**design/flow/design.v**
```verilog
module my_fifo #(
                   parameter DATA_W           = 128      ,         
                   parameter DEPTH            = 16     ,         
                   parameter UPP_TH           = 4      ,         
                   parameter LOW_TH           = 2                
                )
                (
                   input                   clk         ,         
                   input                   rstn        ,         
                   input                   i_wren      ,         
                   input  [DATA_W - 1 : 0] i_wrdata    ,         
                   output                  o_alm_full  ,         
                   output                  o_full      ,         
                   input                   i_rden      ,         
                   output [DATA_W - 1 : 0] o_rddata    ,         
                   output                  o_alm_empty ,         
                   output                  o_empty               
                );
logic [DATA_W - 1        : 0] data_rg [DEPTH] ;         
logic [$clog2(DEPTH) - 1 : 0] wrptr_rg        ;         
logic [$clog2(DEPTH) - 1 : 0] rdptr_rg        ;         
logic [$clog2(DEPTH)     : 0] dcount_rg       ;         
logic                         wren_s          ;         
logic                         rden_s          ;         
logic                         full_s          ;         
logic                         empty_s         ;         
always @ (posedge clk) begin
   if (!rstn) begin      
      for (int i = 0; i < DEPTH; i++) begin
         data_rg[i] <= '0 ;
      end
      wrptr_rg  <= 0              ;
      rdptr_rg  <= 0              ;      
      dcount_rg <= 0              ;
   end
   else begin   
      if (wren_s) begin                          
         data_rg [wrptr_rg] <= i_wrdata ;         
         if (wrptr_rg == DEPTH - 1) begin
            wrptr_rg <= 0               ;         
         end
         else begin
            wrptr_rg <= wrptr_rg + 1    ;         
         end
      end
      if (rden_s) begin         
         if (rdptr_rg == DEPTH - 1) begin
            rdptr_rg <= 0               ;         
         end
         else begin
            rdptr_rg <= rdptr_rg + 1    ;         
         end
      end
      if (wren_s && !rden_s) begin                
         dcount_rg <= dcount_rg + 1 ;
      end                    
      else if (!wren_s && rden_s) begin           
         dcount_rg <= dcount_rg - 1 ;         
      end
   end
end
assign full_s      = (dcount_rg == DEPTH) ? 1'b1 : 0                ; 
assign empty_s     = (dcount_rg == 0    ) ? 1'b1 : 0                ;
assign wren_s      = i_wren & !full_s                               ;  
assign rden_s      = i_rden & !empty_s                              ;
assign o_full      = full_s                          ;
assign o_empty     = empty_s                                        ;
assign o_alm_full  = ((dcount_rg > UPP_TH) ? 1'b1 : 0)              ;
assign o_alm_empty = (dcount_rg < LOW_TH) ? 1'b1 : 0                ;  
assign o_rddata    = data_rg [rdptr_rg]                             ;   
endmodule
```
**design/flow/run.sh**
```bash
#!/bin/bash
# the make line also repeats each setting of config.mk as NAME=value (left out here)
make -C /OpenROAD-flow-scripts/flow DESIGN_CONFIG=/design/flow/config.mk WORK_HOME=/design/flow/orfs CLKGATE_MAP_FILE= finish
```
**design/flow/config.mk**
```make
export PLATFORM = sky130hd
export DESIGN_NAME = my_fifo
export DESIGN_NICKNAME = my_fifo
export VERILOG_FILES = /design/flow/design.v
export SDC_FILE = /design/flow/constraint.sdc
export NUM_CORES = 4
export LEC_CHECK = 0
export CAP_MARGIN = 20
export CORE_MARGIN = 2
export CORE_UTILIZATION = 33
export PLACE_DENSITY = 0.6
export SLEW_MARGIN = 20
```
**design/flow/constraint.sdc**
```tcl
create_clock -name core_clock -period 6.97 [get_ports {clk}]
set_input_delay 1.3940 -clock core_clock [delete_from_list [all_inputs] [get_ports {clk}]]
set_output_delay 1.3940 -clock core_clock [all_outputs]
set_load 0.01 [all_outputs]
```
==> qor.yml, run 1 <==
worst_hold_path:
  min_path_cells: 2
  hp-start: "wrptr_rg[1]$_SDFFE_PN0N_"
  hold_class: "register to register"
  min_to: "wrptr_rg[1]$_SDFFE_PN0N_"
cts:
  clock_latency_ns: 0.86
  cts_inserted_buffers: 213
  h-tree-depth: 4
  cts.clk_slew.worst_paths_ns: 0.06
  cts_hold_buf: 0
  cts_root_buf: "clkbuf_16"
  cts_resized: 0
  cts_tree: "yes"
  cts_setup_buffers: 0
  clock_sinks: 2065
  cts_buffer_depth: 3
synth:
  yosys_area_um2: 91970
  top_cells_by_area: "edfxtp_1 (67%), and2_1 (14%), mux4_2 (13%), a22oi_1 (1.8%), clkbuf_1 (1.3%)"
  synth_warnings: 1
  synth.cell_area_um2: 91970
  aoi_share_pct: 2.185
  synth.avg_cell_area_um2: 16.20
  ys.flops: 2065
  synth-edff-count: 2048
  synth-seq-area-share_pct: 67.24
  yosysTopAreaCellShare_pct: 66.87
  ys_cells: 5677
  flop_cell: "edfxtp_1"
  syn_inst: 5677
  fa_ha_area_share_pct: 0.1442
  synth_cell_type_count: 40
  syn-num-nets: 5819
  synth-async-reset-ratio_pct: 0
  ys_sh_simple_pct: 15.02
  common_cells: "and2_1 (2051), edfxtp_1 (2048), mux4_2 (512), clkbuf_1 (323), a22oi_1 (216)"
  mux_share_pct: 12.57
  synthTopLogicFamily: "simple AND/OR/NAND/NOR gates"
  top_cell: "and2_1"
  top_area_cell: "edfxtp_1"
  synth.cellmix.xorXnorShare_pct: 0.03809
placement:
  dpl.hpwl_um: 135700
  place_congestion: 0.7215
  port_buffers: 263
  placed_cell_area_um2: 98330
  placed_cells: 9208
  place_ws_ns: 1.989
floorplanning:
  rows: 193
  core_area_um2: 276700
  die_w_um: 531.9
  fp.dieH_um: 531.9
  die_area_um2: 282900
  floorplan.core_util_pct: 33.23
  num_io_pins: 264
global_routing:
  antenna_found_initial: 68
  grt.overflow.total: 0
  grt_pass1_wl_um: 388100
  grt_start_max_net_pins: 129
  grt_pass1_vias: 52610
  grtUsageTotal_pct: 18.99
critical_path:
  max_stage_delay_ns: 0.87
  cp.required_ns: 5.58
  r2r-start: "dcount_rg[0]$_SDFFE_PN0P_"
  rrSetupSlack_ns: 3.02
  critPathBufInv: 2
  path_depth: 5
  worst-path-max-fanout: 46
  crit_path_top_delay_cell: "nor2_1"
  endpoint: "o_rddata[121]"
  path_delay_family: "buffers and inverters"
  regToRegEndpoint: "data_rg[9][90]$_SDFFCE_PN0P_"
  critPathLaunchType: "register"
  path_class: "register to primary output"
  crit_chain: "buf_4, mux4_2, o22ai_1, nor2_1, clkdlybuf4s50_1"
  critPathArrivalTime_ns: 4.52
  critPathCaptureType: "primary output"
  r2r_cells: 6
power_and_ir_drop:
  p_per_area_nw_per_um2: 291.6
  swShare_pct: 26.21
  p_clk_share_pct: 35.3
  irDropWorstVdd_uv: 255.8
  p_int_mw: 22.55
  p_seq_mw: 14.5
  top_power_group: "sequential cells"
  powerClk_mw: 10.8
  p_sw_mw: 8.010
  p_leak_nw: 36.57
  power_frac_seq_pct: 47.3
  pwr-share-comb_pct: 17.4
  power_mw: 30.56
  p_comb_mw: 5.33
job:
  cap_viol_max_count: 0
  warnings: 72
drt:
  vias: 50070
  drc: 0
  dr.pass1.iters: 6
  drt_iter0_drc: 5786
  routedWlPerCell_um: 28.21
  routed_wl_um: 271200
  ant_nets: 0
  via_per_inst: 5.209
sta:
  max_freq_mhz: 169.1
  worst_hold_slack_ns: 0.5459
  hold_viol: 0
  rsz0062_at_grt: "false"
  skew_ns: 0.06140
  setup_ws_ns: 1.055
  finalCritPeriodShare_pct: 84.87
  setup_viol_count_final: 0
  period_needed_ns: 5.915
  final_max_slew_viol_count: 0
  final.setup.tns_ns: 0
  tightestPinTransition_ns: 1.165
  slew_headroom_pct: 22.12
cells_and_area:
  nets: 5861
  final_cell_count_no_fill: 9611
  flop_area_um2: 61850
  fillers: 25580
  postLayoutCoreUtil_pct: 37.87
  syn_to_final_growth_pct: 13.95
  postLayoutCellArea_um2: 104800
  area.combinational_um2: 27830
run_status:
  run_status: "complete, no violations"
routing by layer:
layer | global-route usage (%) | part of all wire [%] | vias up
met5 | 0 | 0.12 | -
met4 | 3.808 | 1.8 | 48
met3 | 4.160 | 8.6 | 359
met2 | 31.29 | 48 | 2052
met1 | 25.81 | 41 | 26530
li1 | - | - | 21080
layout make-up:
class | count | area share [%]
sequential | 2065 | 59.02
multi-input combinational | 3071 | 26.56
clock buffer | 278 | 5.340
tap | 3705 | 4.424
timing repair buffer | 359 | 3.814
clock inverter | 112 | 0.7833
inverter | 9 | 0.03224
antenna | 12 | 0.02866
==> run 2: changes to the inputs <==
Settings changed: CELL_PAD_IN_SITES_DETAIL_PLACEMENT from default to 0, CORE_ASPECT_RATIO from default to 0.75, CORE_UTILIZATION 33 to 70, CTS_CLUSTER_SIZE from default to 58, GPL_ROUTABILITY_DRIVEN from default to 1, PLACE_DENSITY 0.6 to default, SETUP_SLACK_MARGIN from default to 0.28.
Clock period 6.97 ns to 2.64 ns, I/O delays scaled along.
==> qor.yml, run 2 <==
global_routing:
  grt_start_max_net_pins: 74
  grt.overflow.total: 0
  grt_pass1_vias: 56310
  grt_pass1_wl_um: 389100
  grtUsageTotal_pct: 40.58
  antenna_found_initial: 35
cells_and_area:
  postLayoutCoreUtil_pct: 88.25
  nets: 6523
  syn_to_final_growth_pct: 25.51
  fillers: 4888
  final_cell_count_no_fill: 8324
sta:
  setup_viol_count_final: 129
  final_max_slew_viol_count: 0
  rsz0062_at_grt: "true"
  period_needed_ns: 3.515
  skew_ns: 0.02169
  tightestPinTransition_ns: 0.7811
  slew_headroom_pct: 47.77
  setup_ws_ns: -0.8746
  max_freq_mhz: 284.5
  finalCritPeriodShare_pct: 133.1
  hold_viol: 0
synth:
  synth-edff-count: 2048
  top_cells_by_area: "edfxtp_1 (67%), and2_1 (14%), mux4_2 (13%), a22oi_1 (1.8%), clkbuf_1 (1.3%)"
  synth.avg_cell_area_um2: 16.20
  synthTopLogicFamily: "simple AND/OR/NAND/NOR gates"
  synth_warnings: 1
  aoi_share_pct: 2.185
  syn-num-nets: 5819
  synth-seq-area-share_pct: 67.24
  flop_cell: "edfxtp_1"
  top_cell: "and2_1"
  ys_sh_simple_pct: 15.02
  syn_inst: 5677
  ys.flops: 2065
  yosys_area_um2: 91970
  synth-async-reset-ratio_pct: 0
  common_cells: "and2_1 (2051), edfxtp_1 (2048), mux4_2 (512), clkbuf_1 (323), a22oi_1 (216)"
  synth.cell_area_um2: 91970
  yosysTopAreaCellShare_pct: 66.87
  mux_share_pct: 12.57
  synth.cellmix.xorXnorShare_pct: 0.03809
  fa_ha_area_share_pct: 0.1442
  top_area_cell: "edfxtp_1"
  ys_cells: 5677
  synth_cell_type_count: 40
critical_path:
  critPathArrivalTime_ns: 2.99
  r2r_cells: 10
  critPathLaunchType: "register"
  path_common_cell: "buf_12"
  crit_chain: "buf_12, buf_12, buf_16, buf_12, buf_6, mux4_2, a22oi_1, nand2_1, buf_2"
  regToRegEndpoint: "dcount_rg[4]$_SDFFE_PN0P_"
  r2r-start: "dcount_rg[0]$_SDFFE_PN0P_"
  worst-path-max-fanout: 8
  rrSetupSlack_ns: 0.03
  path_class: "register to primary output"
  path_depth: 9
  endpoint: "o_rddata[49]"
  crit_path_top_delay_cell: "mux4_2"
  critPathBufInv: 6
  cp.required_ns: 2.11
  critPathCaptureType: "primary output"
  path_delay_family: "buffers and inverters"
  max_stage_delay_ns: 0.52
worst_hold_path:
  hp-start: "rstn"
  min_path_cells: 4
  min_to: "dcount_rg[4]$_SDFFE_PN0P_"
  hold_class: "primary input to register"
power_and_ir_drop:
  p_clk_share_pct: 31.1
  power_frac_seq_pct: 44.0
  swShare_pct: 26.38
  p_leak_nw: 42.54
  irDropWorstVdd_uv: 768.2
  powerClk_mw: 27.0
  p_seq_mw: 38.1
  p_int_mw: 63.78
  pwr-share-comb_pct: 24.9
  p_sw_mw: 22.86
  p_per_area_nw_per_um2: 750.6
  p_comb_mw: 21.6
  top_power_group: "sequential cells"
cts:
  clock_sinks: 2065
  cts_tree: "yes"
  cts.clk_slew.worst_paths_ns: 0.06
  cts_buffer_depth: 3
  h-tree-depth: 4
  cts_inserted_buffers: 186
  cts_root_buf: "clkbuf_16"
  clock_latency_ns: 0.85
drt:
  via_per_inst: 6.934
  drc: 0
  routedWlPerCell_um: 35.23
  ant_nets: 0
  dr.pass1.iters: 6
  vias: 57720
  routed_wl_um: 293200
  drt_iter0_drc: 9348
placement:
  port_buffers: 263
  placed_cells: 7656
  dpl.hpwl_um: 152300
  place_congestion: 0.8261
  place_ws_ns: -0.3192
run_status:
  failed_checks: "setup timing"
  run_status: "finished with violations"
job:
  cap_viol_max_count: 0
  warnings: 35
floorplanning:
  die_area_um2: 134300
  fp.dieH_um: 317.9
  die_w_um: 422.5
  floorplan.core_util_pct: 70.31
  core_area_um2: 130800
  rows: 115
  num_io_pins: 264
[run 2: what timing repair did]
action	4_1_cts	5_1_grt
setup endpoints to repair	423	3826
resized	1041	413
pin swaps	248	97
buffers inserted	139	47
cloned	47	59
hold buffers	0	0
[run 2: cell type report]
cell class                      instances  area, um2  share of cell area [%]
Antenna cell                           29      72.57                 0.06287
Clock buffer                          242       5056                   4.380
Clock inverter                        105      803.3                  0.6959
Inverter                                9      38.79                 0.03360
Multi-Input combinational cell       3071      30000                   25.99
Sequential cell                      2065      61860                   53.59
Tap cell                             1755       2196                   1.902
Timing Repair Buffer                 1048      15410                   13.35
[run 2: through the flow]
step	cell area [um2]	setup TNS (ns)	hold WS (ns)	power, mW
after floorplan	92120	-244.79	0.4723	47.23
after CTS	112200	-92.43	0.1704	84.70
after global placement	101800	-31.70	0.4995	54.02
after detailed placement	101800	-38.30	0.5075	54.29
after global routing	115400	-99.11	0.2269	88.54
final	115400	-94.22	0.2158	86.64
[run 2: layer usage]
| layer | GRT usage [%] | up-vias | share of wire [%] |
|---|---|---|---|
| met1 | 55.99 | 29040 | 33 |
| met3 | 7.518 | 1038 | 14 |
| met4 | 17.70 | 12 | 6.4 |
| met2 | 64.68 | 5088 | 47 |
| met5 | 0 | - | 0.027 |
| li1 | - | 22540 | - |
==> run 3: changes to the inputs <==
Settings changed: CELL_PAD_IN_SITES_DETAIL_PLACEMENT 0 to default, CORE_ASPECT_RATIO 0.75 to 0.71, CORE_MARGIN 2 to 10, CORE_UTILIZATION 70 to 57, CTS_CLUSTER_SIZE 58 to default, GPL_ROUTABILITY_DRIVEN 1 to 0, PLACE_DENSITY_LB_ADDON from default to 0.28, SETUP_SLACK_MARGIN 0.28 to default, TNS_END_PERCENT from default to 90.
Clock period 2.64 ns to 3.39 ns, I/O delays scaled along.
==> qor.yml, run 3 <==
cts:
  cts_inserted_buffers: 187
  h-tree-depth: 4
  clock_latency_ns: 0.86
  cts_root_buf: "clkbuf_16"
  cts_tree: "yes"
  cts_buffer_depth: 3
  cts.clk_slew.worst_paths_ns: 0.07
  clock_sinks: 2065
drt:
  vias: 53920
  routed_wl_um: 272300
  dr.pass1.iters: 6
  drc: 0
  ant_nets: 0
  drt_iter0_drc: 8121
  routedWlPerCell_um: 32.43
  via_per_inst: 6.422
power_and_ir_drop:
  p_comb_mw: 15.6
  top_power_group: "sequential cells"
  p_per_area_nw_per_um2: 604.9
  swShare_pct: 26.31
  p_sw_mw: 17.43
  pwr-share-comb_pct: 23.6
  p_leak_nw: 39.58
  irDropWorstVdd_uv: 555.2
  p_int_mw: 48.83
  power_frac_seq_pct: 44.8
  p_seq_mw: 29.7
  powerClk_mw: 21.0
  power_mw: 66.25
  p_clk_share_pct: 31.7
cells_and_area:
  final_cell_count_no_fill: 8396
  syn_to_final_growth_pct: 19.09
  postLayoutCellArea_um2: 109500
  postLayoutCoreUtil_pct: 68.14
  nets: 6229
synth:
  synth-seq-area-share_pct: 67.24
  aoi_share_pct: 2.185
  synth.avg_cell_area_um2: 16.20
  mux_share_pct: 12.57
  fa_ha_area_share_pct: 0.1442
  ys_sh_simple_pct: 15.02
  ys.flops: 2065
  synth-async-reset-ratio_pct: 0
  flop_cell: "edfxtp_1"
  top_cell: "and2_1"
  top_cells_by_area: "edfxtp_1 (67%), and2_1 (14%), mux4_2 (13%), a22oi_1 (1.8%), clkbuf_1 (1.3%)"
  syn-num-nets: 5819
  yosysTopAreaCellShare_pct: 66.87
  synthTopLogicFamily: "simple AND/OR/NAND/NOR gates"
  synth.cellmix.xorXnorShare_pct: 0.03809
  synth_warnings: 1
  syn_inst: 5677
  top_area_cell: "edfxtp_1"
  ys_cells: 5677
  synth-edff-count: 2048
  synth.cell_area_um2: 91970
  yosys_area_um2: 91970
  common_cells: "and2_1 (2051), edfxtp_1 (2048), mux4_2 (512), clkbuf_1 (323), a22oi_1 (216)"
  synth_cell_type_count: 40
critical_path:
  cp.required_ns: 2.71
  r2r_cells: 6
  worst-path-max-fanout: 6
  critPathCaptureType: "primary output"
  rrSetupSlack_ns: 0.48
  r2r-start: "dcount_rg[1]$_SDFFE_PN0P_"
  path_depth: 10
  critPathLaunchType: "register"
  critPathBufInv: 7
  max_stage_delay_ns: 0.52
  regToRegEndpoint: "data_rg[13][115]$_SDFFCE_PN0P_"
  path_common_cell: "buf_12"
  crit_path_top_delay_cell: "mux4_2"
  path_class: "register to primary output"
  endpoint: "o_rddata[102]"
  crit_chain: "buf_12, buf_16, buf_12, buf_16, buf_12, buf_6, mux4_2, a22oi_2, nand2_2, buf_6"
  path_delay_family: "buffers and inverters"
  critPathArrivalTime_ns: 3.04
floorplanning:
  rows: 124
  num_io_pins: 264
  die_area_um2: 178000
  fp.dieH_um: 358.5
  floorplan.core_util_pct: 57.22
  core_area_um2: 160700
  die_w_um: 496.7
sta:
  worst_hold_slack_ns: 0.2387
  setup_ws_ns: -0.3250
  setup_viol_count_final: 123
  slew_headroom_pct: 24.74
  skew_ns: 0.02779
  max_freq_mhz: 269.2
  rsz0062_at_grt: "true"
  final_max_slew_viol_count: 0
  final.setup.tns_ns: -16.69
  period_needed_ns: 3.715
  tightestPinTransition_ns: 1.129
  finalCritPeriodShare_pct: 109.6
  hold_viol: 0
worst_hold_path:
  hp-start: "rstn"
  min_path_cells: 3
  hold_class: "primary input to register"
  min_to: "dcount_rg[4]$_SDFFE_PN0P_"
placement:
  placed_cell_area_um2: 98500
  port_buffers: 263
  placed_cells: 7783
  dpl.hpwl_um: 135800
  place_ws_ns: 0.2169
global_routing:
  grt.overflow.total: 0
  grt_start_max_net_pins: 129
  grtUsageTotal_pct: 30.62
  antenna_found_initial: 26
  grt_pass1_wl_um: 393700
  grt_pass1_vias: 54950
run_status:
  failed_checks: "setup timing"
  run_status: "finished with violations"
job:
  cap_viol_max_count: 0
  warnings: 65
-- run 3: area by class of cell --
cell class              instances  area (um2)
clock inverters               111       998.5
repair buffers                753        9733
inverters                       9       33.78
fillers                     10330       51210
clock buffers                 229        4880
diodes                         16       40.04
flip-flops and latches       2065       61850
well taps                    2142        2680
multi-input cells            3071       29310
-- run 3: routing by layer --
metal  up-vias  part of all wire, %  GRT usage [%]  routed length [um]
li1      21860                    -              -                   -
met1     27750                   36          41.96               98700
met4        12                  3.3          10.35                8934
met2      3764                   48          49.26              131200
met5         -                0.022              0                  60
met3       543                   12          6.624               33400
-- run 3: timing repair --
action,CTS,global route
gates cloned,42,4
endpoints found under the setup margin,128,128
buffers inserted,152,91
resized,870,232
pin swaps,142,148
hold buffers,0,0
==> run 4: changes to the inputs <==
Settings changed: ABC_AREA from default to 1, CORE_ASPECT_RATIO 0.71 to default, CORE_MARGIN 10 to 2, CORE_UTILIZATION 57 to 72, CTS_CLUSTER_SIZE from default to 10, GPL_ROUTABILITY_DRIVEN 0 to default, PLACE_DENSITY from default to 0.6, PLACE_DENSITY_LB_ADDON 0.28 to default, SETUP_SLACK_MARGIN from default to 0.27, TNS_END_PERCENT 90 to default.
Clock period 3.39 ns to 1.5 ns, I/O delays scaled along.
==> qor.yml, run 4 <==
run_status:
  run_status: "finished with violations"
  failed_checks: "setup timing"
worst_hold_path:
  hp-start: "rstn"
  hold_class: "primary input to register"
  min_to: "dcount_rg[2]$_SDFFE_PN0P_"
  min_path_cells: 7
drt:
  drc: 0
  ant_nets: 0
  routed_wl_um: 333000
  drt_iter0_drc: 16630
  dr.pass1.iters: 10
  via_per_inst: 6.751
  vias: 82510
  routedWlPerCell_um: 27.25
power_and_ir_drop:
  p_per_area_nw_per_um2: 1452
  irDropWorstVdd_uv: 1183
  p_seq_mw: 67.3
  p_leak_nw: 49.37
  p_sw_mw: 54.64
  p_comb_mw: 52.6
  pwr-share-comb_pct: 31.2
  p_int_mw: 113.9
  power_mw: 168.5
  top_power_group: "sequential cells"
  p_clk_share_pct: 28.9
  power_frac_seq_pct: 39.9
  swShare_pct: 32.42
  powerClk_mw: 48.7
critical_path:
  r2r_cells: 10
  max_stage_delay_ns: 0.39
  crit_path_top_delay_cell: "dfxtp_4"
  path_depth: 12
  cp.required_ns: 1.20
  crit_chain: "buf_12, buf_12, buf_6, buf_12, buf_16, nor2_1, nor2_1, o21ai_0, nand3_1, nand3_1, nand2_1, clkdlybuf4s15_2"
  path_delay_family: "buffers and inverters"
  critPathArrivalTime_ns: 2.89
  regToRegEndpoint: "data_rg[8][9]$_SDFFCE_PN0P_"
  path_class: "register to primary output"
  rrSetupSlack_ns: -0.78
  endpoint: "o_rddata[58]"
  critPathBufInv: 6
  r2r-start: "dcount_rg[1]$_SDFFE_PN0P_"
  critPathCaptureType: "primary output"
  worst-path-max-fanout: 7
  path_common_cell: "buf_12"
  critPathLaunchType: "register"
cts:
  cts_inserted_buffers: 225
  cts_tree: "yes"
  cts.clk_slew.worst_paths_ns: 0.06
  clock_sinks: 2065
  h-tree-depth: 4
  cts_buffer_depth: 3
  clock_latency_ns: 0.87
  cts_root_buf: "clkbuf_16"
job:
  cap_viol_max_count: 0
  warnings: 35
global_routing:
  grt.overflow.total: 0
  antenna_found_initial: 8
  grtUsageTotal_pct: 46.32
  grt_pass1_wl_um: 466600
  grt_start_max_net_pins: 69
  grt_pass1_vias: 80210
floorplanning:
  core_area_um2: 130000
  fp.dieH_um: 366.4
  floorplan.core_util_pct: 72.74
  rows: 132
  num_io_pins: 264
  die_area_um2: 134200
  die_w_um: 366.4
synth:
  top_cell: "nand2_1"
  common_cells: "nand2_1 (2977), nor2_1 (2156), edfxtp_1 (2048), nand3_1 (1228), inv_1 (420)"
  flop_cell: "edfxtp_1"
  synth-edff-count: 2048
  top_area_cell: "edfxtp_1"
  top_cells_by_area: "edfxtp_1 (65%), nand2_1 (12%), nor2_1 (8.6%), nand3_1 (6.5%), inv_1 (1.7%)"
  synth-seq-area-share_pct: 65.40
  aoi_share_pct: 0.8284
  fa_ha_area_share_pct: 0.1403
  syn_inst: 9827
  ys_cells: 9827
  ys.flops: 2065
  synth.cellmix.xorXnorShare_pct: 0.03705
  syn-num-nets: 9969
  synth.cell_area_um2: 94550
  synth-async-reset-ratio_pct: 0
  yosys_area_um2: 94550
  synth.avg_cell_area_um2: 9.622
  mux_share_pct: 0
  ys_sh_simple_pct: 27.28
  yosysTopAreaCellShare_pct: 65.04
  synth_cell_type_count: 28
  synthTopLogicFamily: "simple AND/OR/NAND/NOR gates"
  synth_warnings: 1
sta:
  skew_ns: 0.03767
  hold_viol: 0
  max_freq_mhz: 313.8
  final.setup.tns_ns: -2314.28
  rsz0062_at_grt: "true"
  slew_headroom_pct: 57.53
  setup_ws_ns: -1.687
  setup_viol_count_final: 4235
  final_max_slew_viol_count: 0
  period_needed_ns: 3.187
  tightestPinTransition_ns: 0.6370
  finalCritPeriodShare_pct: 212.4
cells_and_area:
  syn_to_final_growth_pct: 22.74
  nets: 10590
placement:
  place_congestion: 0.8800
  port_buffers: 263
  dpl.hpwl_um: 175800
## run 4: layout make-up
| type | instances | area, um2 |
|---|---|---|
| Sequential cell | 2065 | 61860 |
| Multi-Input combinational cell | 6560 | 28360 |
| Timing Repair Buffer | 1167 | 16010 |
| Fill cell | 5495 | 13930 |
| Clock buffer | 253 | 5906 |
| Tap cell | 1742 | 2180 |
| Inverter | 422 | 1638 |
| Clock inverter | 5 | 45.04 |
| Timing Repair inverter | 2 | 31.28 |
| Antenna cell | 5 | 12.51 |
## run 4: repair_timing
item | in CTS | in global routing
endpoints found under the setup margin | 4244 | 4245
setup buffers | 37 | 65
cloned | 30 | 31
hold buffers | 1 | 0
resized | 471 | 450
hold endpoints to repair | 5 | 0
pin swaps | 51 | 119
## run 4: stage by stage
step	setup WS (ns)	std cells	hold slack, ns	area [um2]	utilization (%)
floorplan	-0.6059	9827	0.4284	94940	-
global placement	-0.9824	11790	0.4866	106000	81.57
detailed placement	-0.9638	11790	0.5242	106000	81.57
CTS	-1.804	12120	0.07251	113900	87.64
global route	-1.708	12220	0.1151	116000	89.27
finish	-1.687	12220	0.1108	116100	89.28
## run 4: routing by layer
layer	track usage, %	part of all wire [%]	wire, um	vias up
met4	29.33	8.6	28720	8
met2	72.16	45	148900	9055
met1	58.35	29	98080	37660
met5	0	0.015	49	-
li1	-	-	-	33260
met3	12.10	17	57250	2526
==> run 5: changes to the inputs <==
Settings changed: ABC_AREA 1 to default, CORE_UTILIZATION 72 to 68, CTS_CLUSTER_DIAMETER from default to 363, CTS_CLUSTER_SIZE 10 to default, PLACE_DENSITY 0.6 to 0.41, SETUP_SLACK_MARGIN 0.27 to default.
Clock period 1.5 ns to 3.2 ns, I/O delays scaled along.
==> qor.yml, run 5 <==
global_routing:
  grtUsageTotal_pct: 38.17
  grt_pass1_vias: 55280
  grt.overflow.total: 0
  antenna_found_initial: 22
  grt_start_max_net_pins: 129
  grt_pass1_wl_um: 373700
cells_and_area:
  postLayoutCellArea_um2: 109400
  nets: 6263
  syn_to_final_growth_pct: 18.98
power_and_ir_drop:
  power_mw: 70.26
  top_power_group: "sequential cells"
  p_int_mw: 52.34
  p_leak_nw: 39.85
  p_seq_mw: 31.4
  swShare_pct: 25.50
  powerClk_mw: 23.0
  power_frac_seq_pct: 44.8
  p_clk_share_pct: 32.7
  irDropWorstVdd_uv: 653.6
  p_per_area_nw_per_um2: 642.1
  pwr-share-comb_pct: 22.5
  p_sw_mw: 17.92
  p_comb_mw: 15.8
job:
  cap_viol_max_count: 0
  warnings: 41
synth:
  top_cells_by_area: "edfxtp_1 (67%), and2_1 (14%), mux4_2 (13%), a22oi_1 (1.8%), clkbuf_1 (1.3%)"
  synth-edff-count: 2048
  synth_warnings: 1
  synth-async-reset-ratio_pct: 0
  ys_cells: 5677
  synthTopLogicFamily: "simple AND/OR/NAND/NOR gates"
  synth_cell_type_count: 40
  synth.cellmix.xorXnorShare_pct: 0.03809
  yosysTopAreaCellShare_pct: 66.87
  aoi_share_pct: 2.185
  synth.avg_cell_area_um2: 16.20
  common_cells: "and2_1 (2051), edfxtp_1 (2048), mux4_2 (512), clkbuf_1 (323), a22oi_1 (216)"
  top_cell: "and2_1"
  synth.cell_area_um2: 91970
  ys.flops: 2065
  mux_share_pct: 12.57
  yosys_area_um2: 91970
  fa_ha_area_share_pct: 0.1442
  syn-num-nets: 5819
  synth-seq-area-share_pct: 67.24
  ys_sh_simple_pct: 15.02
  flop_cell: "edfxtp_1"
  top_area_cell: "edfxtp_1"
  syn_inst: 5677
floorplanning:
  num_io_pins: 264
  fp.dieH_um: 371.8
  die_area_um2: 138200
  die_w_um: 371.8
  floorplan.core_util_pct: 68.74
  core_area_um2: 133800
  rows: 134
cts:
  h-tree-depth: 4
  clock_sinks: 2065
  cts_tree: "yes"
  cts_hold_buf: 0
  cts_inserted_buffers: 199
  cts.clk_slew.worst_paths_ns: 0.06
  clock_latency_ns: 0.83
  cts_buffer_depth: 3
  cts_root_buf: "clkbuf_16"
sta:
  slew_headroom_pct: 35.83
  period_needed_ns: 3.552
  tightestPinTransition_ns: 0.9625
  finalCritPeriodShare_pct: 111.0
  hold_viol: 0
  rsz0062_at_grt: "true"
  setup_ws_ns: -0.3522
  skew_ns: 0.02486
  max_freq_mhz: 281.5
  setup_viol_count_final: 128
  final_max_slew_viol_count: 0
critical_path:
  critPathBufInv: 5
  rrSetupSlack_ns: 0.41
  critPathLaunchType: "register"
  r2r-start: "dcount_rg[0]$_SDFFE_PN0P_"
  path_common_cell: "buf_16"
  critPathArrivalTime_ns: 2.91
  regToRegEndpoint: "dcount_rg[4]$_SDFFE_PN0P_"
  max_stage_delay_ns: 0.51
  critPathCaptureType: "primary output"
  worst-path-max-fanout: 8
  path_delay_family: "buffers and inverters"
  cp.required_ns: 2.56
  crit_path_top_delay_cell: "mux4_2"
  crit_chain: "buf_8, buf_16, buf_12, buf_16, mux4_2, a22oi_2, nand2_1, clkdlybuf4s15_2"
  path_class: "register to primary output"
  r2r_cells: 9
  endpoint: "o_rddata[45]"
  path_depth: 8
placement:
  place_congestion: 0.8199
  port_buffers: 263
  dpl.hpwl_um: 134200
  placed_cell_area_um2: 98680
  place_ws_ns: -0.08102
drt:
  via_per_inst: 6.705
  routedWlPerCell_um: 32.09
  drt_iter0_drc: 8091
  vias: 54020
  dr.pass1.iters: 6
  ant_nets: 0
  routed_wl_um: 258500
  drc: 0
worst_hold_path:
  hp-start: "rstn"
  min_path_cells: 3
  min_to: "dcount_rg[4]$_SDFFE_PN0P_"
  hold_class: "primary input to register"
run_status:
  run_status: "finished with violations"
  failed_checks: "setup timing"
[run 5: layer usage]
metal / vias up / track usage, % / wire (um)
met5: - / 0 / 195
met2: 3723 / 60.89 / 126200
li1: 21950 / - / -
met4: 28 / 12.89 / 7962
met1: 27780 / 53.31 / 92560
met3: 539 / 8.188 / 31640
[run 5: area by class of cell]
class	instances	area [um2]
Tap cell	1768	2212
Multi-Input combinational cell	3071	29250
Timing Repair Buffer	775	9764
Sequential cell	2065	61850
Fill cell	6744	24370
Antenna cell	12	30.03
Inverter	9	33.78
Clock inverter	98	917.1
Clock buffer	259	5364
[run 5: through the flow]
stage | setup TNS, ns | hold WS [ns] | util (%) | instances
2_1_floorplan | -551.11 | 0.4723 | - | 5677
3_3_place_gp | 0 | 0.4984 | 73.76 | 7464
3_5_place_dp | -0.08102 | 0.5277 | 73.76 | 7464
4_1_cts | -37.09 | 0.1878 | 81.10 | 7999
5_1_grt | -35.82 | 0.2333 | 81.78 | 8052
6_report | -28.31 | 0.2394 | 81.79 | 8057
[run 5: what timing repair did]
action                                  4_1_cts  5_1_grt
endpoints found under the setup margin      131      128
gates cloned                                 40        4
pin swaps                                   182      141
gates resized                               868      216
setup buffers                               141       67
==> run 6: changes to the inputs <==
Settings changed: ABC_AREA from default to 1, CORE_UTILIZATION 68 to 70.
Clock period 3.2 ns to 2.65 ns, I/O delays scaled along.
==> qor.yml, run 6 <==
critical_path:
  path_class: "register to primary output"
  crit_chain: "buf_12, clkinv_16, buf_16, buf_12, buf_12, buf_16, nand2_4, nand3_2, nand3_2, nand2_2, nand2_2, nand2_4, buf_6"
  critPathCaptureType: "primary output"
  critPathArrivalTime_ns: 2.77
  endpoint: "o_rddata[28]"
  critPathLaunchType: "register"
  crit_path_top_delay_cell: "dfxtp_4"
  cp.required_ns: 2.12
  path_delay_family: "buffers and inverters"
  regToRegEndpoint: "data_rg[9][77]$_SDFFCE_PN0P_"
  r2r_cells: 8
  critPathBufInv: 7
  path_common_cell: "buf_12"
  path_depth: 13
  worst-path-max-fanout: 7
  max_stage_delay_ns: 0.38
  r2r-start: "dcount_rg[1]$_SDFFE_PN0P_"
  rrSetupSlack_ns: 0.11
power_and_ir_drop:
  powerClk_mw: 27.4
  p_leak_nw: 48.95
  p_sw_mw: 32.26
  p_per_area_nw_per_um2: 847.1
  p_int_mw: 66.20
  top_power_group: "sequential cells"
  p_seq_mw: 38.1
  pwr-share-comb_pct: 33.5
  p_clk_share_pct: 27.9
  irDropWorstVdd_uv: 808.2
  power_frac_seq_pct: 38.7
  swShare_pct: 32.77
  p_comb_mw: 32.9
placement:
  port_buffers: 263
  dpl.hpwl_um: 159300
  place_ws_ns: -0.09796
  place_congestion: 0.8661
sta:
  tightestPinTransition_ns: 1.159
  period_needed_ns: 3.299
  rsz0062_at_grt: "true"
  setup_viol_count_final: 131
  skew_ns: 0.02490
  hold_viol: 0
  slew_headroom_pct: 22.72
  max_freq_mhz: 303.1
  setup_ws_ns: -0.6492
  final_max_slew_viol_count: 0
  finalCritPeriodShare_pct: 124.5
synth:
  synth-edff-count: 2048
  synth-seq-area-share_pct: 65.40
  ys_cells: 9827
  fa_ha_area_share_pct: 0.1403
  yosys_area_um2: 94550
  synth.cell_area_um2: 94550
  synthTopLogicFamily: "simple AND/OR/NAND/NOR gates"
  syn-num-nets: 9969
  common_cells: "nand2_1 (2977), nor2_1 (2156), edfxtp_1 (2048), nand3_1 (1228), inv_1 (420)"
  ys_sh_simple_pct: 27.28
  synth_warnings: 1
  mux_share_pct: 0
  flop_cell: "edfxtp_1"
  synth_cell_type_count: 28
  syn_inst: 9827
  top_cell: "nand2_1"
  ys.flops: 2065
  synth.cellmix.xorXnorShare_pct: 0.03705
  aoi_share_pct: 0.8284
  top_area_cell: "edfxtp_1"
  top_cells_by_area: "edfxtp_1 (65%), nand2_1 (12%), nor2_1 (8.6%), nand3_1 (6.5%), inv_1 (1.7%)"
  yosysTopAreaCellShare_pct: 65.04
  synth.avg_cell_area_um2: 9.622
  synth-async-reset-ratio_pct: 0
floorplanning:
  num_io_pins: 264
  die_area_um2: 138000
  die_w_um: 371.5
  core_area_um2: 133800
  floorplan.core_util_pct: 70.67
  fp.dieH_um: 371.5
  rows: 134
cts:
  cts_root_buf: "clkbuf_16"
  cts_inserted_buffers: 201
  clock_sinks: 2065
  cts_tree: "yes"
  h-tree-depth: 4
  clock_latency_ns: 0.84
  cts_buffer_depth: 3
  cts.clk_slew.worst_paths_ns: 0.06
drt:
  drt_iter0_drc: 13680
  via_per_inst: 6.566
  ant_nets: 0
  dr.pass1.iters: 9
  routed_wl_um: 330500
  drc: 0
  antenna_cells: 0
  vias: 79580
  routedWlPerCell_um: 27.27
cells_and_area:
  area.combinational_um2: 29910
  flop_area_um2: 61850
  fillers: 6426
  nets: 10330
  syn_to_final_growth_pct: 22.93
  postLayoutCoreUtil_pct: 86.87
global_routing:
  antenna_found_initial: 0
  grt_pass1_wl_um: 468800
  grt.overflow.total: 0
  grt_pass1_vias: 76820
  grtUsageTotal_pct: 46.09
  grt_start_max_net_pins: 96
run_status:
  run_status: "finished with violations"
  failed_checks: "setup timing"
worst_hold_path:
  min_path_cells: 3
  hold_class: "primary input to register"
  hp-start: "rstn"
  min_to: "wrptr_rg[2]$_SDFFE_PN0N_"
job:
  warnings: 35
  cap_viol_max_count: 0
-- run 6: area by class of cell --
type	count	area share, %
repair inverters	2	0.04306
clock buffers	264	4.675
well taps	1768	1.903
multi-input cells	6560	25.73
repair buffers	936	12.44
clock inverters	103	0.5759
inverters	422	1.412
flip-flops and latches	2065	53.22
-- run 6: timing repair --
action                     in CTS  in global routing
setup endpoints to repair     131                132
hold endpoints to repair        0                  0
resized                      1118                524
hold buffers                    0                  0
pin swaps                     209                238
setup buffers                  96                 52
gates cloned                   99                 40
-- run 6: metrics by stage --
| stage | instance area (um2) | hold WS [ns] | TNS [ns] | total power, mW | cells |
|---|---|---|---|---|---|
| 5_1_grt | 116200 | 0.1930 | -73.71 | 100.7 | 12120 |
| 6_report | 116200 | 0.2030 | -66.86 | 98.46 | 12120 |
| 3_3_place_gp | 101700 | 0.4996 | -17.74 | 60.93 | 11490 |
| 4_1_cts | 113500 | 0.1162 | -62.28 | 94.00 | 12050 |
| 3_5_place_dp | 101700 | 0.5097 | -32.35 | 61.38 | 11490 |
| 2_1_floorplan | 94630 | 0.4713 | -629.93 | 51.45 | 9827 |
-- run 6: per-layer routing --
layer	share of wire, %	up-vias	wire length [um]	track usage (%)
li1	-	32910	-	-
met5	0	-	0	0
met1	31	36780	102500	59.78
met2	45	8004	148600	71.85
met3	17	1877	55910	11.48
met4	7.1	0	23490	25.62
==> run 7: changes to the inputs <==
Settings changed: ABC_AREA 1 to default, CAP_MARGIN 20 to 0, CTS_CLUSTER_DIAMETER 363 to default, HOLD_SLACK_MARGIN from default to -0.09, MAX_ROUTING_LAYER from default to met4, PLACE_DENSITY 0.41 to 0.6, SETUP_SLACK_MARGIN from default to 0.41.
Clock period 2.65 ns to 4.3 ns, I/O delays scaled along.
==> qor.yml, run 7 <==
sta:
  skew_ns: 0.02097
  setup_viol_count_final: 0
  tightestPinTransition_ns: 1.052
  slew_headroom_pct: 29.62
  final.setup.tns_ns: 0
  period_needed_ns: 4.013
  max_freq_mhz: 249.2
  hold_viol: 0
  final_max_slew_viol_count: 0
  finalCritPeriodShare_pct: 93.34
  rsz0062_at_grt: "true"
cts:
  cts_buffer_depth: 3
  h-tree-depth: 4
  cts_root_buf: "clkbuf_16"
  cts_hold_buf: 0
  cts.clk_slew.worst_paths_ns: 0.06
  clock_latency_ns: 0.83
  clock_sinks: 2065
  cts_inserted_buffers: 199
  cts_tree: "yes"
synth:
  syn_inst: 5677
  synth_warnings: 1
  synth.cell_area_um2: 91970
  top_cell: "and2_1"
  synth-seq-area-share_pct: 67.24
  top_area_cell: "edfxtp_1"
  syn-num-nets: 5819
  common_cells: "and2_1 (2051), edfxtp_1 (2048), mux4_2 (512), clkbuf_1 (323), a22oi_1 (216)"
  top_cells_by_area: "edfxtp_1 (67%), and2_1 (14%), mux4_2 (13%), a22oi_1 (1.8%), clkbuf_1 (1.3%)"
  ys_sh_simple_pct: 15.02
  flop_cell: "edfxtp_1"
  aoi_share_pct: 2.185
  synth-async-reset-ratio_pct: 0
  yosys_area_um2: 91970
  synth.cellmix.xorXnorShare_pct: 0.03809
  yosysTopAreaCellShare_pct: 66.87
  synth-edff-count: 2048
  mux_share_pct: 12.57
  synth_cell_type_count: 40
  synthTopLogicFamily: "simple AND/OR/NAND/NOR gates"
  fa_ha_area_share_pct: 0.1442
  ys.flops: 2065
  ys_cells: 5677
  synth.avg_cell_area_um2: 16.20
power_and_ir_drop:
  power_frac_seq_pct: 46.8
  p_per_area_nw_per_um2: 474.1
  p_clk_share_pct: 33.4
  p_comb_mw: 9.89
  irDropWorstVdd_uv: 470.9
  pwr-share-comb_pct: 19.8
  p_sw_mw: 12.58
  swShare_pct: 25.21
  top_power_group: "sequential cells"
  powerClk_mw: 16.6
  p_leak_nw: 38.40
  p_int_mw: 37.33
  p_seq_mw: 23.4
critical_path:
  r2r-start: "dcount_rg[0]$_SDFFE_PN0P_"
  worst-path-max-fanout: 11
  max_stage_delay_ns: 0.51
  r2r_cells: 9
  critPathLaunchType: "register"
  path_delay_family: "buffers and inverters"
  cp.required_ns: 3.44
  critPathBufInv: 4
  endpoint: "o_rddata[106]"
  crit_chain: "buf_12, buf_12, buf_16, mux4_2, a22oi_1, nand2_1, clkdlybuf4s50_1"
  critPathArrivalTime_ns: 3.15
  regToRegEndpoint: "dcount_rg[4]$_SDFFE_PN0P_"
  rrSetupSlack_ns: 0.61
  critPathCaptureType: "primary output"
  path_common_cell: "buf_12"
  crit_path_top_delay_cell: "mux4_2"
  path_depth: 7
  path_class: "register to primary output"
run_status:
  run_status: "complete, no violations"
global_routing:
  grt_pass1_wl_um: 369600
  grt_pass1_vias: 54320
  grtUsageTotal_pct: 39.82
  grt_start_max_net_pins: 129
  antenna_found_initial: 31
  grt.overflow.total: 0
drt:
  dr.pass1.iters: 5
  routedWlPerCell_um: 32.28
  via_per_inst: 6.706
  drc: 0
  drt_iter0_drc: 8255
  vias: 52430
  routed_wl_um: 252400
  ant_nets: 0
cells_and_area:
  nets: 6024
  syn_to_final_growth_pct: 14.46
  postLayoutCoreUtil_pct: 80.99
  postLayoutCellArea_um2: 105300
  fillers: 6769
floorplanning:
  die_area_um2: 134300
  num_io_pins: 264
  floorplan.core_util_pct: 70.75
  fp.dieH_um: 366.5
  core_area_um2: 130000
  rows: 132
  die_w_um: 366.5
worst_hold_path:
  hold_class: "primary input to register"
  min_to: "dcount_rg[4]$_SDFFE_PN0P_"
  min_path_cells: 3
  hp-start: "rstn"
job:
  cap_viol_max_count: 0
  warnings: 83
placement:
  place_congestion: 0.7920
  dpl.hpwl_um: 120400
  placed_cell_area_um2: 97060
  port_buffers: 263
run 7: metrics by stage:
stage | hold slack, ns | instances | setup WS (ns) | total power [mW]
4_1_cts | 0.3719 | 7763 | 0.2311 | 49.72
3_5_place_dp | 0.5212 | 7317 | 0.6477 | 32.37
5_1_grt | 0.4405 | 7811 | 0.2307 | 51.24
6_report | 0.4261 | 7819 | 0.2866 | 49.91
3_3_place_gp | 0.5097 | 7317 | 0.6844 | 32.25
2_1_floorplan | 0.4723 | 5677 | -1.066 | 29.04
run 7: cell type report:
class	instances	area (um2)	share of cell area [%]
inverters	9	33.78	0.03209
flip-flops and latches	2065	61850	58.76
multi-input cells	3071	28130	26.72
clock buffers	260	5294	5.029
clock inverters	102	752.0	0.7143
repair buffers	536	6942	6.594
diodes	34	85.08	0.08082
well taps	1742	2180	2.071
run 7: timing repair:
item                       in CTS  in global routing
cloned                         25                  3
pin swaps                       9                  5
resized                       192                 67
setup endpoints to repair     128                 70
buffers inserted               59                 19
run 7: per-layer routing:
layer  share of wire (%)  vias up  global-route usage [%]
met3                  13      475                   8.175
met4                 3.1        0                   13.60
li1                    -    21470                       -
met2                  49     3712                   62.03
met5                   0        -                       -
met1                  35    26780                   53.43
==> run 8: changes to the inputs <==
Settings changed: CAP_MARGIN 0 to 20.
Clock period 4.3 ns to 4.07 ns, I/O delays scaled along.
==> qor.yml, run 8 <==
floorplanning:
  core_area_um2: 130000
  num_io_pins: 264
  die_area_um2: 134300
  rows: 132
  fp.dieH_um: 366.5
  die_w_um: 366.5
  floorplan.core_util_pct: 70.75
worst_hold_path:
  hp-start: "rstn"
  hold_class: "primary input to register"
  min_path_cells: 3
  min_to: "dcount_rg[4]$_SDFFE_PN0P_"
power_and_ir_drop:
  irDropWorstVdd_uv: 422.6
  power_mw: 54.76
  p_seq_mw: 24.7
  p_per_area_nw_per_um2: 508.3
  pwr-share-comb_pct: 22.1
  p_leak_nw: 39.52
  powerClk_mw: 17.9
  swShare_pct: 25.61
  p_comb_mw: 12.1
  p_clk_share_pct: 32.8
  power_frac_seq_pct: 45.1
  top_power_group: "sequential cells"
  p_int_mw: 40.74
  p_sw_mw: 14.02
critical_path:
  crit_chain: "buf_12, buf_6, buf_8, buf_12, buf_16, buf_6, mux4_2, a22oi_2, nand2_2, buf_2"
  rrSetupSlack_ns: 0.72
  regToRegEndpoint: "dcount_rg[4]$_SDFFE_PN0P_"
  critPathCaptureType: "primary output"
  r2r-start: "dcount_rg[0]$_SDFFE_PN0P_"
  worst-path-max-fanout: 6
  path_delay_family: "buffers and inverters"
  path_class: "register to primary output"
  critPathBufInv: 7
  cp.required_ns: 3.26
  critPathLaunchType: "register"
  critPathArrivalTime_ns: 3.09
  max_stage_delay_ns: 0.53
  path_depth: 10
  endpoint: "o_rddata[0]"
  crit_path_top_delay_cell: "mux4_2"
  r2r_cells: 9
global_routing:
  grt_pass1_vias: 54110
  grt_start_max_net_pins: 129
  grtUsageTotal_pct: 39.27
  antenna_found_initial: 29
  grt_pass1_wl_um: 366400
  grt.overflow.total: 0
run_status:
  run_status: "complete, no violations"
drt:
  drc: 0
  ant_nets: 0
  vias: 53440
  routed_wl_um: 254900
  drt_iter0_drc: 8116
  routedWlPerCell_um: 32.14
  dr.pass1.iters: 6
  via_per_inst: 6.737
synth:
  synth.avg_cell_area_um2: 16.20
  aoi_share_pct: 2.185
  syn_inst: 5677
  syn-num-nets: 5819
  synth-edff-count: 2048
  flop_cell: "edfxtp_1"
  synth.cell_area_um2: 91970
  top_area_cell: "edfxtp_1"
  synthTopLogicFamily: "simple AND/OR/NAND/NOR gates"
  synth-async-reset-ratio_pct: 0
  yosys_area_um2: 91970
  ys.flops: 2065
  ys_cells: 5677
  top_cell: "and2_1"
  top_cells_by_area: "edfxtp_1 (67%), and2_1 (14%), mux4_2 (13%), a22oi_1 (1.8%), clkbuf_1 (1.3%)"
  synth-seq-area-share_pct: 67.24
  ys_sh_simple_pct: 15.02
  synth_cell_type_count: 40
  synth_warnings: 1
  fa_ha_area_share_pct: 0.1442
  yosysTopAreaCellShare_pct: 66.87
  mux_share_pct: 12.57
  common_cells: "and2_1 (2051), edfxtp_1 (2048), mux4_2 (512), clkbuf_1 (323), a22oi_1 (216)"
  synth.cellmix.xorXnorShare_pct: 0.03809
cells_and_area:
  nets: 6146
  fillers: 6337
  syn_to_final_growth_pct: 17.13
  area.combinational_um2: 28880
  flop_area_um2: 61850
cts:
  cts_root_buf: "clkbuf_16"
  cts.clk_slew.worst_paths_ns: 0.06
  cts_hold_buf: 0
  h-tree-depth: 4
  cts_buffer_depth: 3
  clock_latency_ns: 0.82
  clock_sinks: 2065
  cts_inserted_buffers: 202
  cts_tree: "yes"
sta:
  final_max_slew_viol_count: 0
  rsz0062_at_grt: "true"
  slew_headroom_pct: 35.22
  final.setup.tns_ns: 0
  finalCritPeriodShare_pct: 95.80
  skew_ns: 0.02506
  tightestPinTransition_ns: 0.9717
  hold_viol: 0
  period_needed_ns: 3.899
  setup_ws_ns: 0.1709
  setup_viol_count_final: 0
  max_freq_mhz: 256.5
job:
  cap_viol_max_count: 0
  warnings: 83
placement:
  place_ws_ns: 0.3916
  place_congestion: 0.7917
  dpl.hpwl_um: 118700
  port_buffers: 263
-- run 8: repair_timing --
action	in CTS	in global routing
endpoints found under the setup margin	129	126
pin swaps	50	109
cloned	30	16
setup buffers	65	125
resized	329	380
-- run 8: metrics by stage --
stage          utilization (%)  std cells  hold WS (ns)  area [um2]
2_1_floorplan                -       5677        0.4723       92040
3_3_place_gp             74.59       7306        0.5006       96960
3_5_place_dp             74.59       7306        0.4994       96960
4_1_cts                  80.92       7765        0.3154      105200
5_1_grt                  82.87       7929        0.3839      107700
6_report                 82.88       7932        0.3790      107700
-- run 8: layout make-up --
type | instances | area share (%)
multi-input combinational | 3072 | 26.81
timing repair buffer | 654 | 7.866
clock inverter | 101 | 0.7062
antenna | 26 | 0.06040
clock buffer | 263 | 5.083
tap | 1742 | 2.023
sequential | 2065 | 57.42
inverter | 9 | 0.03136
-- run 8: layer usage --
metal	track usage (%)	vias to the layer above	wire length [um]
met5	-	-	0
met3	8.501	519	33680
met4	12.58	0	7438
li1	-	21750	-
met1	53.50	27200	89430
met2	60.39	3962	124400
==> run 9: changes to the inputs <==
Settings changed: CELL_PAD_IN_SITES_DETAIL_PLACEMENT from default to 0, CORE_ASPECT_RATIO from default to 1.04, CORE_UTILIZATION 70 to 72, CTS_CLUSTER_SIZE from default to 58, GPL_ROUTABILITY_DRIVEN from default to 1, HOLD_SLACK_MARGIN -0.09 to default, MAX_ROUTING_LAYER met4 to default, PLACE_DENSITY 0.6 to default, PLACE_DENSITY_LB_ADDON from default to 0.0, SETUP_SLACK_MARGIN 0.41 to 0.02, TNS_END_PERCENT from default to 60.
Clock period 4.07 ns to 2.5 ns, I/O delays scaled along.
==> qor.yml, run 9 <==
synth:
  synth.cell_area_um2: 91970
  top_cells_by_area: "edfxtp_1 (67%), and2_1 (14%), mux4_2 (13%), a22oi_1 (1.8%), clkbuf_1 (1.3%)"
  aoi_share_pct: 2.185
  ys_cells: 5677
  ys.flops: 2065
  synth-edff-count: 2048
  synth_warnings: 1
  synth.cellmix.xorXnorShare_pct: 0.03809
  mux_share_pct: 12.57
  common_cells: "and2_1 (2051), edfxtp_1 (2048), mux4_2 (512), clkbuf_1 (323), a22oi_1 (216)"
  yosysTopAreaCellShare_pct: 66.87
  fa_ha_area_share_pct: 0.1442
  yosys_area_um2: 91970
  synthTopLogicFamily: "simple AND/OR/NAND/NOR gates"
  synth-seq-area-share_pct: 67.24
  ys_sh_simple_pct: 15.02
  flop_cell: "edfxtp_1"
  synth.avg_cell_area_um2: 16.20
  synth-async-reset-ratio_pct: 0
  top_area_cell: "edfxtp_1"
  syn-num-nets: 5819
  top_cell: "and2_1"
  syn_inst: 5677
  synth_cell_type_count: 40
placement:
  place_congestion: 0.8526
  dpl.hpwl_um: 158100
  place_ws_ns: -0.3972
  port_buffers: 263
global_routing:
  grtUsageTotal_pct: 44.06
  grt_start_max_net_pins: 64
  grt_pass1_wl_um: 407100
  antenna_found_initial: 33
  grt.overflow.total: 0
  grt_pass1_vias: 60150
sta:
  setup_viol_count_final: 910
  final_max_slew_viol_count: 0
  slew_headroom_pct: 50.89
  period_needed_ns: 3.503
  hold_viol: 0
  rsz0062_at_grt: "true"
  max_freq_mhz: 285.5
  tightestPinTransition_ns: 0.7344
  setup_ws_ns: -1.003
  final.setup.tns_ns: -134.21
  worst_hold_slack_ns: 0.2453
  finalCritPeriodShare_pct: 140.1
  skew_ns: 0.02734
cells_and_area:
  syn_to_final_growth_pct: 23.40
  postLayoutCoreUtil_pct: 89.61
  fillers: 4284
  nets: 6559
critical_path:
  critPathCaptureType: "primary output"
  crit_path_top_delay_cell: "mux4_2"
  critPathLaunchType: "register"
  path_delay_family: "buffers and inverters"
  rrSetupSlack_ns: -0.12
  r2r_cells: 10
  critPathBufInv: 6
  regToRegEndpoint: "data_rg[13][85]$_SDFFCE_PN0P_"
  path_depth: 9
  cp.required_ns: 2.00
  crit_chain: "buf_12, buf_12, buf_12, buf_16, buf_12, mux4_2, a22oi_2, nand2_2, buf_6"
  critPathArrivalTime_ns: 3.00
  path_class: "register to primary output"
  worst-path-max-fanout: 5
  max_stage_delay_ns: 0.54
  r2r-start: "dcount_rg[0]$_SDFFE_PN0P_"
  endpoint: "o_rddata[85]"
  path_common_cell: "buf_12"
floorplanning:
  die_w_um: 354.5
  core_area_um2: 126600
  fp.dieH_um: 368.5
  die_area_um2: 130600
  floorplan.core_util_pct: 72.62
  rows: 133
  num_io_pins: 264
run_status:
  run_status: "finished with violations"
  failed_checks: "setup timing"
worst_hold_path:
  min_path_cells: 4
  min_to: "dcount_rg[4]$_SDFFE_PN0P_"
  hp-start: "rstn"
  hold_class: "primary input to register"
cts:
  clock_latency_ns: 0.83
  cts_inserted_buffers: 198
  h-tree-depth: 4
  cts.clk_slew.worst_paths_ns: 0.06
  cts_root_buf: "clkbuf_16"
  cts_buffer_depth: 3
  clock_sinks: 2065
  cts_tree: "yes"
drt:
  routed_wl_um: 305800
  drt_iter0_drc: 10870
  dr.pass1.iters: 8
  routedWlPerCell_um: 36.90
  vias: 59990
  via_per_inst: 7.239
  ant_nets: 0
  drc: 0
power_and_ir_drop:
  powerClk_mw: 29.3
  pwr-share-comb_pct: 24.5
  p_comb_mw: 22.6
  p_leak_nw: 41.89
  p_sw_mw: 24.71
  p_per_area_nw_per_um2: 812.9
  power_frac_seq_pct: 43.7
  swShare_pct: 26.79
  top_power_group: "sequential cells"
  p_int_mw: 67.54
  irDropWorstVdd_uv: 1056
  p_seq_mw: 40.4
  p_clk_share_pct: 31.8
job:
  warnings: 33
  cap_viol_max_count: 0
run 9: repair_timing:
item                                   in CTS  in global routing
gates resized                             956                208
setup endpoints to repair                 923               2105
cloned                                     28                 22
endpoints found under the hold margin       0                  0
hold buffers                                0                  0
setup buffers                             143                 87
pin swaps                                 220                134
run 9: layout make-up:
type / instances / area [um2] / area share (%)
Antenna cell: 21 / 52.55 / 0.04631
Clock buffer: 265 / 5355 / 4.719
Clock inverter: 98 / 740.7 / 0.6527
Inverter: 9 / 36.28 / 0.03197
Multi-Input combinational cell: 3071 / 29520 / 26.01
Sequential cell: 2065 / 61860 / 54.51
Tap cell: 1687 / 2111 / 1.860
Timing Repair Buffer: 1072 / 13810 / 12.17
run 9: layer usage:
layer	up-vias	global-route usage, %	part of all wire, %
met4	25	23.77	7.5
met3	1585	11.42	15
li1	22550	-	-
met1	29500	56.52	30
met5	-	0	0.091
met2	6335	70.09	47
run 9: through the flow:
stage	total power [mW]	instances	instance area, um2
CTS	89.48	8181	111800
global placement	57.06	7654	102100
finish	92.25	8288	113500
global route	93.88	8278	113500
detailed placement	57.45	7654	102100
floorplan	49.88	5677	92120
==> run 10: changes to the inputs <==
Settings changed: CELL_PAD_IN_SITES_DETAIL_PLACEMENT 0 to default, CORE_ASPECT_RATIO 1.04 to default, CTS_CLUSTER_SIZE 58 to 10, GPL_ROUTABILITY_DRIVEN 1 to default, PLACE_DENSITY from default to 0.37, PLACE_DENSITY_LB_ADDON 0.0 to default, SETUP_SLACK_MARGIN 0.02 to 0.06, TNS_END_PERCENT 60 to 5.
Clock period 2.5 ns to 1.29 ns, I/O delays scaled along.
==> qor.yml, run 10 <==
sta:
  period_needed_ns: 3.208
  finalCritPeriodShare_pct: 248.7
  skew_ns: 0.01994
  worst_hold_slack_ns: 0.1490
  final_max_slew_viol_count: 0
  setup_ws_ns: -1.918
  final.setup.tns_ns: -4700.70
  setup_viol_count_final: 4245
  slew_headroom_pct: 55.26
  hold_viol: 0
  max_freq_mhz: 311.7
  tightestPinTransition_ns: 0.6710
  rsz0062_at_grt: "true"
critical_path:
  critPathArrivalTime_ns: 2.95
  path_class: "register to primary output"
  path_common_cell: "buf_12"
  crit_path_top_delay_cell: "mux4_2"
  cp.required_ns: 1.03
  rrSetupSlack_ns: -1.47
  path_depth: 9
  endpoint: "o_rddata[14]"
  critPathCaptureType: "primary output"
  max_stage_delay_ns: 0.50
  r2r-start: "dcount_rg[0]$_SDFFE_PN0P_"
  crit_chain: "buf_12, buf_16, buf_12, clkbuf_16, buf_4, mux4_2, a22oi_2, nand2_2, buf_6"
  r2r_cells: 12
  critPathLaunchType: "register"
  path_delay_family: "buffers and inverters"
  critPathBufInv: 6
  worst-path-max-fanout: 9
  regToRegEndpoint: "dcount_rg[2]$_SDFFE_PN0P_"
drt:
  ant_nets: 0
  vias: 55720
  routed_wl_um: 264600
  drc: 0
  dr.pass1.iters: 6
  routedWlPerCell_um: 32.85
  drt_iter0_drc: 8536
  via_per_inst: 6.918
placement:
  placed_cells: 7627
  place_congestion: 0.8353
  dpl.hpwl_um: 144700
  port_buffers: 263
synth:
  synth.avg_cell_area_um2: 16.20
  top_cell: "and2_1"
  top_cells_by_area: "edfxtp_1 (67%), and2_1 (14%), mux4_2 (13%), a22oi_1 (1.8%), clkbuf_1 (1.3%)"
  synth_warnings: 1
  aoi_share_pct: 2.185
  yosysTopAreaCellShare_pct: 66.87
  mux_share_pct: 12.57
  synth.cellmix.xorXnorShare_pct: 0.03809
  fa_ha_area_share_pct: 0.1442
  synth-seq-area-share_pct: 67.24
  syn-num-nets: 5819
  ys_cells: 5677
  flop_cell: "edfxtp_1"
  yosys_area_um2: 91970
  synth-edff-count: 2048
  ys.flops: 2065
  synth.cell_area_um2: 91970
  synth-async-reset-ratio_pct: 0
  synth_cell_type_count: 40
  syn_inst: 5677
  top_area_cell: "edfxtp_1"
  common_cells: "and2_1 (2051), edfxtp_1 (2048), mux4_2 (512), clkbuf_1 (323), a22oi_1 (216)"
  ys_sh_simple_pct: 15.02
  synthTopLogicFamily: "simple AND/OR/NAND/NOR gates"
cts:
  cts_buffer_depth: 3
  clock_latency_ns: 0.84
  cts_inserted_buffers: 225
  clock_sinks: 2065
  h-tree-depth: 4
  cts_tree: "yes"
  cts.clk_slew.worst_paths_ns: 0.06
  cts_root_buf: "clkbuf_16"
power_and_ir_drop:
  irDropWorstVdd_uv: 1928
  power_frac_seq_pct: 45.3
  powerClk_mw: 55.8
  p_clk_share_pct: 32.4
  swShare_pct: 25.61
  top_power_group: "sequential cells"
  pwr-share-comb_pct: 22.3
  p_int_mw: 128.0
  p_leak_nw: 40.69
  p_sw_mw: 44.07
  p_per_area_nw_per_um2: 1564
  p_seq_mw: 78.0
  p_comb_mw: 38.3
floorplanning:
  core_area_um2: 127200
  rows: 131
  die_w_um: 361.4
  floorplan.core_util_pct: 72.30
  num_io_pins: 264
  die_area_um2: 130600
  fp.dieH_um: 361.4
global_routing:
  grt_start_max_net_pins: 82
  grt_pass1_wl_um: 371900
  antenna_found_initial: 11
  grtUsageTotal_pct: 39.84
  grt.overflow.total: 0
  grt_pass1_vias: 56530
job:
  cap_viol_max_count: 0
  warnings: 35
worst_hold_path:
  min_path_cells: 4
  hold_class: "primary input to register"
  hp-start: "rstn"
cells_and_area:
  syn_to_final_growth_pct: 19.69
  nets: 6493
  final_cell_count_no_fill: 8055
run_status:
  failed_checks: "setup timing"
  run_status: "finished with violations"
[run 10: metal layers]
layer  routed length, um  share of wire [%]  GRT usage, %  vias up
met5                  13             0.0049             0        -
met4               12110                4.6         15.78        2
met3               35230                 13         8.590      813
met2              128400                 49         63.82     4549
met1               88810                 34         54.65    28130
li1                    -                  -             -    22230
[run 10: layout make-up]
type | count | area, um2
well taps | 1662 | 2079
inverters | 9 | 33.78
clock inverters | 6 | 85.08
fillers | 5257 | 17120
flip-flops and latches | 2065 | 61850
repair buffers | 979 | 10960
multi-input cells | 3071 | 29210
diodes | 3 | 7.507
clock buffers | 260 | 5847
[run 10: per-stage QoR]
step	util (%)	cell area, um2	setup slack, ns	total power [mW]
2_1_floorplan	-	92110	-1.480	96.66
3_3_place_gp	79.34	100900	-1.390	110.5
3_5_place_dp	79.34	100900	-1.409	111.1
4_1_cts	84.56	107600	-2.197	166.9
5_1_grt	86.54	110100	-1.953	176.1
6_report	86.54	110100	-1.918	172.1
[run 10: repair_timing]
action	4_1_cts	5_1_grt
cloned	4	21
endpoints found under the setup margin	4245	4245
hold buffers	1	0
hold endpoints to repair	2	0
buffers inserted	15	121
pin swaps	23	152
resized	209	534
==> run 11: changes to the inputs <==
Settings changed: CTS_CLUSTER_SIZE 10 to 55, PLACE_DENSITY 0.37 to default, PLACE_DENSITY_LB_ADDON from default to 0.0, SETUP_SLACK_MARGIN 0.06 to 0.71, TNS_END_PERCENT 5 to 65.
Clock period 1.29 ns to 2.47 ns, I/O delays scaled along.
==> qor.yml, run 11 <==
synth:
  synth-async-reset-ratio_pct: 0
  synth.avg_cell_area_um2: 16.20
  fa_ha_area_share_pct: 0.1442
  aoi_share_pct: 2.185
  synth.cellmix.xorXnorShare_pct: 0.03809
  syn_inst: 5677
  ys_cells: 5677
  synth_cell_type_count: 40
  synth.cell_area_um2: 91970
  ys_sh_simple_pct: 15.02
  mux_share_pct: 12.57
  top_area_cell: "edfxtp_1"
  yosys_area_um2: 91970
  top_cell: "and2_1"
  flop_cell: "edfxtp_1"
  synth_warnings: 1
  top_cells_by_area: "edfxtp_1 (67%), and2_1 (14%), mux4_2 (13%), a22oi_1 (1.8%), clkbuf_1 (1.3%)"
  common_cells: "and2_1 (2051), edfxtp_1 (2048), mux4_2 (512), clkbuf_1 (323), a22oi_1 (216)"
  syn-num-nets: 5819
  ys.flops: 2065
  yosysTopAreaCellShare_pct: 66.87
  synth-seq-area-share_pct: 67.24
  synthTopLogicFamily: "simple AND/OR/NAND/NOR gates"
  synth-edff-count: 2048
cells_and_area:
  fillers: 3584
  postLayoutCellArea_um2: 116700
  flop_area_um2: 61850
  final_cell_count_no_fill: 8350
  postLayoutCoreUtil_pct: 91.76
  nets: 6629
  syn_to_final_growth_pct: 26.91
  area.combinational_um2: 30120
power_and_ir_drop:
  p_leak_nw: 43.30
  power_frac_seq_pct: 42.2
  p_int_mw: 69.96
  p_sw_mw: 27.00
  powerClk_mw: 31.2
  p_comb_mw: 24.8
  p_clk_share_pct: 32.2
  top_power_group: "sequential cells"
  pwr-share-comb_pct: 25.6
  p_per_area_nw_per_um2: 830.7
  swShare_pct: 27.84
  p_seq_mw: 40.9
  irDropWorstVdd_uv: 978.1
job:
  warnings: 35
  cap_viol_max_count: 0
worst_hold_path:
  min_path_cells: 3
  min_to: "data_rg[4][120]$_SDFFCE_PN0P_"
  hold_class: "primary input to register"
  hp-start: "rstn"
sta:
  slew_headroom_pct: 32.62
  final_max_slew_viol_count: 0
  final.setup.tns_ns: -581.23
  finalCritPeriodShare_pct: 145.1
  setup_ws_ns: -1.114
  tightestPinTransition_ns: 1.008
  max_freq_mhz: 279.0
  setup_viol_count_final: 3938
  rsz0062_at_grt: "true"
  hold_viol: 0
  period_needed_ns: 3.584
  skew_ns: 0.03191
global_routing:
  antenna_found_initial: 47
  grt.overflow.total: 0
  grt_busiest_layer: "met2"
  grt_pass1_vias: 60780
  grtUsageTotal_pct: 45.06
  grt_pass1_wl_um: 415500
  gr-usage-met1_pct: 57.96
  grt.met2_usage_pct: 70.71
  use_met3_pct: 12.93
  grt_start_max_net_pins: 54
floorplanning:
  rows: 131
  num_io_pins: 264
  die_area_um2: 130600
  floorplan.core_util_pct: 72.30
  core_area_um2: 127200
  fp.dieH_um: 361.4
  die_w_um: 361.4
placement:
  place_congestion: 0.8375
  port_buffers: 263
  place_ws_ns: -0.4043
  placed_cells: 7623
  placed_cell_area_um2: 102100
  dpl.hpwl_um: 157100
drt:
  via_per_inst: 7.661
  drc: 0
  vias: 63970
  routed_wl_um: 347100
  dr.pass1.iters: 9
  drt_iter0_drc: 13480
  ant_nets: 0
  routedWlPerCell_um: 41.56
cts:
  cts_inserted_buffers: 199
  cts_hold_buf: 0
  h-tree-depth: 4
  clock_sinks: 2065
  cts_tree: "yes"
  clock_latency_ns: 0.85
  cts.clk_slew.worst_paths_ns: 0.07
  cts_root_buf: "clkbuf_16"
  cts_buffer_depth: 3
run_status:
  failed_checks: "setup timing"
  run_status: "finished with violations"
critical_path:
  critPathArrivalTime_ns: 3.09
  crit_chain: "buf_12, buf_16, buf_16, buf_16, buf_4, mux4_2, a22oi_2, nand2_2, buf_6"
  r2r-start: "dcount_rg[0]$_SDFFE_PN0P_"
  path_common_cell: "buf_16"
  rrSetupSlack_ns: -0.33
  max_stage_delay_ns: 0.52
  regToRegEndpoint: "data_rg[12][89]$_SDFFCE_PN0P_"
  crit_path_top_delay_cell: "mux4_2"
  endpoint: "o_rddata[40]"
  path_depth: 9
  worst-path-max-fanout: 8
  critPathBufInv: 6
  r2r_cells: 12
  critPathCaptureType: "primary output"
  path_delay_family: "buffers and inverters"
  path_class: "register to primary output"
  critPathLaunchType: "register"
  cp.required_ns: 1.98
run 11: cell type report:
| cell class | count | area share (%) |
|---|---|---|
| Timing Repair Buffer | 1141 | 13.89 |
| Antenna cell | 36 | 0.07718 |
| Clock inverter | 117 | 0.8683 |
| Tap cell | 1662 | 1.782 |
| Clock buffer | 249 | 4.544 |
| Multi-Input combinational cell | 3071 | 25.81 |
| Inverter | 9 | 0.03538 |
| Sequential cell | 2065 | 53.00 |
run 11: timing repair:
action | in CTS | in global routing
setup buffers | 158 | 70
gates resized | 1119 | 397
gates cloned | 41 | 56
hold endpoints to repair | 0 | 0
pin swaps | 214 | 128
endpoints found under the setup margin | 4235 | 4242
run 11: stage by stage:
| stage | power (mW) | hold WS (ns) |
|---|---|---|
| after floorplan | 50.49 | 0.4723 |
| after global placement | 57.71 | 0.4971 |
| after detailed placement | 58.12 | 0.5067 |
| after CTS | 91.99 | 0.2371 |
| after global routing | 97.94 | 0.2754 |
| final | 96.96 | 0.2837 |
run 11: metal layers:
metal | routed length [um] | share of wire (%) | vias up
met3 | 61030 | 18 | 2480
met2 | 154800 | 45 | 8062
met5 | 219 | 0.063 | -
met4 | 34060 | 9.8 | 30
met1 | 96970 | 28 | 30680
li1 | - | - | 22720
No activity file was given, so power comes from the tool's default toggle rates.
